## top
module top(
  input  logic         clk,
  input  logic         rst_n,
  input  logic [31:0]  a, b, c, d, e,  
  output logic [63:0]  y  
);
Size: about 18000 cells after synthesis, ~450 flip-flops, about 230 I/O pins, roughly 0.13 mm2 of cells after synthesis.
export LEC_CHECK = 0
export ABC_AREA = 1
export CAP_MARGIN = 20
export CORE_ASPECT_RATIO = 0.59
export CORE_MARGIN = 2
export CORE_UTILIZATION = 56
export CTS_CLUSTER_DIAMETER = 123
export GPL_ROUTABILITY_DRIVEN = 0
export GPL_TIMING_DRIVEN = 0
export HOLD_SLACK_MARGIN = -0.05
export MAX_ROUTING_LAYER = met4
export PLACE_DENSITY = 0.47
export SLEW_MARGIN = 40
export TNS_END_PERCENT = 60
create_clock -name core_clock -period 14.9 [get_ports {clk}]
run.sh (not shown) runs the stock make flow with config.mk's settings and CLKGATE_MAP_FILE=.
The starting point finished clean.
Rerun with:
- ABC_AREA: 1 -> unset
- CORE_ASPECT_RATIO: 0.59 -> unset
- CORE_UTILIZATION: 56 -> 72
- CTS_CLUSTER_DIAMETER: 123 -> 332
- CTS_CLUSTER_SIZE: unset -> 98
- GPL_ROUTABILITY_DRIVEN: 0 -> unset
- GPL_TIMING_DRIVEN: 0 -> unset
- HOLD_SLACK_MARGIN: -0.05 -> unset
- MAX_ROUTING_LAYER: met4 -> unset
- PLACE_DENSITY: 0.47 -> unset
- SLEW_MARGIN: 40 -> 20
- TNS_END_PERCENT: 60 -> unset
- clock period: 14.9 -> 6.3 ns (I/O delays scaled with it)
With this change the flow did not get past 5_1_grt. Synthesized cell count drops by 27%. Area after synthesis shrinks by 8.2%. Die size went down by 28%.

========
top again, from the RTL that the note above started with.
==> flow/config.mk <==
export PLATFORM = sky130hd
export DESIGN_NAME = top
export DESIGN_NICKNAME = top
export VERILOG_FILES = /design/flow/design.v
export SDC_FILE = /design/flow/constraint.sdc
export NUM_CORES = 4
export LEC_CHECK = 0
export ABC_AREA = 1
export CAP_MARGIN = 20
export CORE_MARGIN = 2
export CORE_UTILIZATION = 72
export CTS_CLUSTER_DIAMETER = 332
export CTS_CLUSTER_SIZE = 98
export SETUP_SLACK_MARGIN = 1.85
export SLEW_MARGIN = 20
export TNS_END_PERCENT = 5
==> flow/constraint.sdc <==
create_clock -name core_clock -period 6.3 [get_ports {clk}]
set_input_delay 1.2600 -clock core_clock [delete_from_list [all_inputs] [get_ports {clk}]]
set_output_delay 1.2600 -clock core_clock [all_outputs]
set_load 0.01 [all_outputs]
The baseline stopped in 5_1_grt (GRT-0116).
Rerun with:
- PLACE_DENSITY: unset -> 0.41
- SETUP_SLACK_MARGIN: 1.85 -> 1.86
- TNS_END_PERCENT: 5 -> 10
Outcome: Now the flow ended with an error in 4_1_cts, error DPL-0033. Die area stays the same. Synthesized cell count is unchanged. Area after synthesis does not change.
Rerun with:
- ABC_AREA: 1 -> unset
- CTS_CLUSTER_DIAMETER: 332 -> unset
- CTS_CLUSTER_SIZE: 98 -> unset
- PLACE_DENSITY: 0.41 -> unset
- PLACE_DENSITY_LB_ADDON: unset -> 0.24
- SETUP_SLACK_MARGIN: 1.86 -> unset
- TNS_END_PERCENT: 10 -> unset
- clock period: 6.3 -> 8.68 ns (I/O delays scaled with it)
=> This time the run completed, yet does not pass: setup timing; synthesized cell count shrinks by a quarter to a third; die area came out lower by a little under a tenth; synthesized area goes down by a little under a tenth.
Rerun with:
- CAP_MARGIN: 20 -> 15
- PLACE_DENSITY_LB_ADDON: 0.24 -> unset
- clock period: 8.68 -> 7.68 ns (I/O delays scaled with it)
This time the run died in 5_1_grt.
Synthesized area does not change.
Synthesized cell count does not change.
Die size does not change.

========
The RTL this note starts from:
==> flow/design.v <==
module top(
  input  logic         clk,
  input  logic         rst_n,
  input  logic [31:0]  a, b, c, d, e,  
  output logic [63:0]  y  
);
logic [63:0] mul1_reg, mul2_reg;    
logic [63:0] mul3_reg;             
logic [63:0] sum1_reg;             
logic [63:0] sum2_reg;             
logic [63:0] final_result_reg;    
always_ff @(posedge clk or negedge rst_n) begin
  if (!rst_n) begin
    mul1_reg <= '0;
    mul2_reg <= '0;
  end else begin
    mul1_reg <= a * b;    
    mul2_reg <= c * d;    
  end
end
always_ff @(posedge clk or negedge rst_n) begin
  if (!rst_n) begin
    mul3_reg <= '0;
  end else begin
    mul3_reg <= mul1_reg[31:0] * e;  
  end
end
always_ff @(posedge clk or negedge rst_n) begin
  if (!rst_n) begin
    sum1_reg <= '0;
  end else begin
    sum1_reg <= mul1_reg + mul2_reg;
  end
end
always_ff @(posedge clk or negedge rst_n) begin
  if (!rst_n) begin
    sum2_reg <= '0;
  end else begin
    sum2_reg <= sum1_reg + mul3_reg;
  end
end
always_ff @(posedge clk or negedge rst_n) begin
  if (!rst_n) begin
    final_result_reg <= '0;
  end else begin
    if (|a)  
      final_result_reg <= sum2_reg + sum1_reg;
    else
      final_result_reg <= sum2_reg - mul2_reg;
  end
end
(* IOB="TRUE" *)
always_ff @(posedge clk or negedge rst_n) begin
  if (!rst_n) begin
    y <= '0;
  end else begin
    y <= final_result_reg;
  end
end
endmodule
clock: 14.4 ns
lec_check: 0
abc_area: 0
cap_margin: 20
core_margin: 2
core_utilization: 66
cts_cluster_diameter: 256
slew_margin: 15
tns_end_percent: 45
Edit:
Settings changed: ABC_AREA 0 to not set, CORE_UTILIZATION 66 to 40, CTS_CLUSTER_DIAMETER 256 to not set, MAX_ROUTING_LAYER set to met4, PLACE_DENSITY set to 0.47, SLEW_MARGIN 15 to 40, TNS_END_PERCENT 45 to not set.
Clock period 14.4 ns to 11.0 ns, I/O delays scaled along.
The new run completed without violations.
Sequential share of layout area came out lower by 0.27 points.
Worst setup slack is worse by 2.1 ns.
Clock-buffer cell count came out lower by 1.
Non-clock buffer count came out higher by 198.
First-iteration DRC count came out lower by 26%.
Edit:
Settings changed: CORE_UTILIZATION 40 to 39, MAX_ROUTING_LAYER met4 to not set, PLACE_DENSITY 0.47 to not set, SLEW_MARGIN 40 to 20.
Clock period 11.0 ns to 16.2 ns, I/O delays scaled along.
Critical path depth is unchanged.
Sequential cell count does not change.
Die area is higher by 2.5%.
Hold slack got worse by 0.013 ns.
Edit:
Settings changed: CORE_UTILIZATION 39 to 58, SETUP_SLACK_MARGIN set to 2.07.
Clock period 16.2 ns to 8.09 ns, I/O delays scaled along.
After rerunning:
- The new run finished with setup timing left
- worst setup slack got worse by 4.8 ns
- first-iteration DRC count came out higher by well over a third
- wire length goes up by about a fifth
- synthesized cell count does not change
- sequential share of layout area went down by 1.2 points
Edit:
Settings changed: CORE_UTILIZATION 58 to 37, SETUP_SLACK_MARGIN 2.07 to not set.
Clock period 8.09 ns to 10.2 ns, I/O delays scaled along.
The new run went through all stages and came out clean.
Final cell count climbs by 1.9%.
Core utilization went down by 30 points.
Synthesized area does not change.
Edit:
Settings changed: CORE_UTILIZATION 37 to 72, MAX_ROUTING_LAYER set to met4, PLACE_DENSITY_LB_ADDON set to 0.01, SETUP_SLACK_MARGIN set to 2.38, TNS_END_PERCENT set to 40.
Clock period 10.2 ns to 8.52 ns, I/O delays scaled along.
What happened: Now the flow never finished: it broke off in global routing (5_1_grt) (GRT-0232). Synthesized area stays the same. Synthesized cell count does not change. Die area drops by 48%.

========
== the previous run ==
// top: RTL as listed in full above, without the edits since
export LEC_CHECK = 0
export CAP_MARGIN = 30
export CELL_PAD_IN_SITES_DETAIL_PLACEMENT = 1
export CORE_ASPECT_RATIO = 1.12
export CORE_MARGIN = 2
export CORE_UTILIZATION = 45
export CTS_CLUSTER_DIAMETER = 141
export GPL_ROUTABILITY_DRIVEN = 1
export MIN_ROUTING_LAYER = met2
export PLACE_DENSITY_LB_ADDON = 0.25
export SLEW_MARGIN = 15
create_clock -name core_clock -period 9.93 [get_ports {clk}]
The previous run was carried through to the last stage, and its layout satisfied the timing, DRC and antenna checks.
Modified inputs, the current run compared to the previous run
- CELL_PAD_IN_SITES_DETAIL_PLACEMENT no longer set, was 1
- CORE_ASPECT_RATIO no longer set, was 1.12
- CAP_MARGIN now 20, was 30
- SLEW_MARGIN now 20, was 15
- GPL_ROUTABILITY_DRIVEN no longer set, was 1
- CORE_UTILIZATION now 66, was 45
- PLACE_DENSITY_LB_ADDON no longer set, was 0.25
- MIN_ROUTING_LAYER no longer set, was met2
- CTS_CLUSTER_DIAMETER no longer set, was 141
- the clock period (ns, I/O delays scaled along) now 8.88, was 9.93
--- outcome ---
The current run ends up with a buffer-and-inverter tally for the worst setup path that is 4 higher than in the previous run. Compared with the previous run, in the current run met2 routed wirelength lost 30 mm. Compared to the previous run, the current run has row count about 22% lower. Layout overhead on the synthesized area ends up higher on the current run. Diff the previous run -> the current run: final setup slack of the worst path went down 110 ps, via count of the first global-routing pass went down 31%.

========
// top: RTL as listed in full above, without the edits since
clock: 16.2 ns
lec_check: 0
cap_margin: 20
core_margin: 2
core_utilization: 20
slew_margin: 20
Next try:
Settings changed: CORE_ASPECT_RATIO set to 0.5, CORE_UTILIZATION 20 to 45, CTS_CLUSTER_SIZE set to 10.
Clock period 16.2 ns to 11.0 ns, I/O delays scaled along.
The new run completed with no timing, DRC or antenna violations.
Count of clock-buffer cells in the layout is higher by 2.
Routed wire length is lower by 5.2%.
Setup slack got worse by 3.9 ns.
Next try:
Settings changed: CORE_ASPECT_RATIO 0.5 to unset, CORE_UTILIZATION 45 to 72, CTS_CLUSTER_DIAMETER set to 400, CTS_CLUSTER_SIZE 10 to 97, PLACE_DENSITY set to 0.41, SETUP_SLACK_MARGIN set to 1.27.
Clock period 11.0 ns to 5.69 ns, I/O delays scaled along.
What happened: This time the run never finished: it broke off in global routing (5_1_grt) (GRT-0232). Synthesized area does not change. Die area went down by 37%. Synthesized cell count is unchanged.
Next try:
Settings changed: CORE_UTILIZATION 72 to 45, CTS_CLUSTER_DIAMETER 400 to unset, CTS_CLUSTER_SIZE 97 to unset, PLACE_DENSITY 0.41 to unset, SETUP_SLACK_MARGIN 1.27 to unset.
Clock period 5.69 ns to 10.2 ns, I/O delays scaled along.
With this change the flow ran to the end with no violations.
Die area goes up by 59%.
Synthesized cell count does not change.
Area after synthesis does not change.

========
## job 4914
RTL: the design.v shown in full above, as it stands there.
Settings: LEC_CHECK=0, ABC_AREA=0, CAP_MARGIN=20, CORE_MARGIN=7, CORE_UTILIZATION=66, CTS_CLUSTER_DIAMETER=218, SLEW_MARGIN=15, TNS_END_PERCENT=30; clock period 14.4 ns.
Job 4914 finished every stage and its layout cleared the timing, DRC and antenna checks.
Here is what was changed in the inputs of job 7844 compared with job 4914.
- TNS_END_PERCENT: 30 -> unset
- CORE_MARGIN: 7 -> 2
- CTS_CLUSTER_DIAMETER: 218 -> unset
- ABC_AREA: 0 -> unset
- SLEW_MARGIN: 15 -> 20
- CORE_UTILIZATION: 66 -> 45
- the clock period (ns, I/O delays scaled along): 14.4 -> 11.0
### Flow results
Between job 7844 and job 4914, it is job 7844 whose wire length reported by the detailed router is lower, by about 9%.
Lower maximum single-stage delay on the critical path goes to job 7844 over job 4914.
Changes observed in job 7844 relative to job 4914: logic depth of the worst register-to-register path now sits lower, sequential share of layout area now sits lower.
Detailed placement HPWL of job 4914 is on par with job 7844.
Edits applied to the flow inputs when going from job 7844 to job 3083:
- CORE_ASPECT_RATIO now 1.29, previously not set
- GPL_ROUTABILITY_DRIVEN now 0, previously not set
- SLEW_MARGIN now 40, was 20
- PLACE_DENSITY now 0.47, previously not set
- CTS_CLUSTER_DIAMETER now 62, previously not set
- HOLD_SLACK_MARGIN now 0.17, previously not set
- CORE_UTILIZATION now 56, was 45
- ABC_AREA now 1, previously not set
- MAX_ROUTING_LAYER now met4, previously not set
## What came out
When job 3083 is measured against job 7844, its area reported by Yosys stat turns out 8.9% higher.
Delta (job 3083 minus job 7844): register bit total from synthesis ~0 delta, fmax +about 6%, post-route minimum period -0.59 ns, largest net degree at the start of global routing +110%.
Comparing the two runs side by side, job 3083 comes out ahead of job 7844 on hold slack.
Re adder-cell area share of the yosys netlist: job 7844 was higher than job 3083.

========
// top: RTL as listed in full above, without the edits since
Settings: LEC_CHECK=0, ABC_AREA=0, CAP_MARGIN=20, CORE_MARGIN=2, CORE_UTILIZATION=66, CTS_CLUSTER_DIAMETER=216, SETUP_SLACK_MARGIN=2.41, SLEW_MARGIN=15, TNS_END_PERCENT=30; clock period 14.4 ns.
Then changed:
--- a/flow/config.mk
+++ b/flow/config.mk
@@ -8 +7,0 @@
-export ABC_AREA = 0
@@ -11,5 +10,3 @@
-export CORE_UTILIZATION = 66
-export CTS_CLUSTER_DIAMETER = 216
-export SETUP_SLACK_MARGIN = 2.41
-export SLEW_MARGIN = 15
-export TNS_END_PERCENT = 30
+export CORE_UTILIZATION = 72
+export PLACE_DENSITY_LB_ADDON = 0.01
+export SLEW_MARGIN = 20
==> flow/constraint.sdc (replaced) <==
create_clock -name core_clock -period 8.52 [get_ports {clk}]
set_input_delay 1.7040 -clock core_clock [delete_from_list [all_inputs] [get_ports {clk}]]
set_output_delay 1.7040 -clock core_clock [all_outputs]
set_load 0.01 [all_outputs]
Effect: Now the flow finished with negative setup slack left. Via count rises by 9.9%. Count of clock-buffer cells in the layout rises by 1. First-iteration DRC count rises by 43%. Routed wire length rises by 12%. Hold slack is worse by 0.0068 ns. Design area rises by 10%.
Then changed:
--- a/flow/config.mk
+++ b/flow/config.mk
@@ -7,0 +8 @@
+export ABC_AREA = 1
@@ -11 +12,3 @@
-export PLACE_DENSITY_LB_ADDON = 0.01
+export CTS_CLUSTER_DIAMETER = 332
+export CTS_CLUSTER_SIZE = 98
+export PLACE_DENSITY = 0.41
@@ -12,0 +16 @@
+export TNS_END_PERCENT = 10
==> flow/constraint.sdc (replaced) <==
create_clock -name core_clock -period 6.3 [get_ports {clk}]
set_input_delay 1.2600 -clock core_clock [delete_from_list [all_inputs] [get_ports {clk}]]
set_output_delay 1.2600 -clock core_clock [all_outputs]
set_load 0.01 [all_outputs]
Outcome:
- This time the run ended with an error in clock tree synthesis, error DPL-0033
- synthesized area came out higher by 8.9%
- die area came out higher by 8.8%
- synthesized cell count goes up by 37%
Then changed:
--- a/flow/config.mk
+++ b/flow/config.mk
@@ -14,0 +15 @@
+export SETUP_SLACK_MARGIN = 1.3
=>
- The new run never finished: it broke off in clock tree synthesis (DPL-0033)
- die area stays the same
- synthesized area is unchanged
- synthesized cell count stays the same

========
RTL: the design.v shown in full above, as it stands there.
clock: 14.6 ns
lec_check: 0
abc_area: 1
cap_margin: 30
cell_pad_in_sites_detail_placement: 1
core_margin: 5
core_utilization: 46
cts_cluster_diameter: 218
gpl_timing_driven: 0
hold_slack_margin: -0.02
max_routing_layer: met4
min_routing_layer: met2
place_density_lb_addon: 0.19
setup_slack_margin: 1.31
slew_margin: 15
tns_end_percent: 100
The first run never finished: it broke off in global routing (5_1_grt) with GRT-0116.
==> next run, changes <==
CAP_MARGIN = 20   (was 30)
CELL_PAD_IN_SITES_DETAIL_PLACEMENT = not set   (was 1)
CORE_MARGIN = 2   (was 5)
CORE_UTILIZATION = 72   (was 46)
GPL_TIMING_DRIVEN = not set   (was 0)
HOLD_SLACK_MARGIN = not set   (was -0.02)
MAX_ROUTING_LAYER = not set   (was met4)
MIN_ROUTING_LAYER = not set   (was met2)
SETUP_SLACK_MARGIN = not set   (was 1.31)
TNS_END_PERCENT = 30   (was 100)
clock period = 8.16 ns   (was 14.6 ns; I/O delays follow)
Result: With this change the flow passed the timing, DRC and antenna checks; synthesized cell count stays the same; synthesized area stays the same; die area shrinks by 37%.
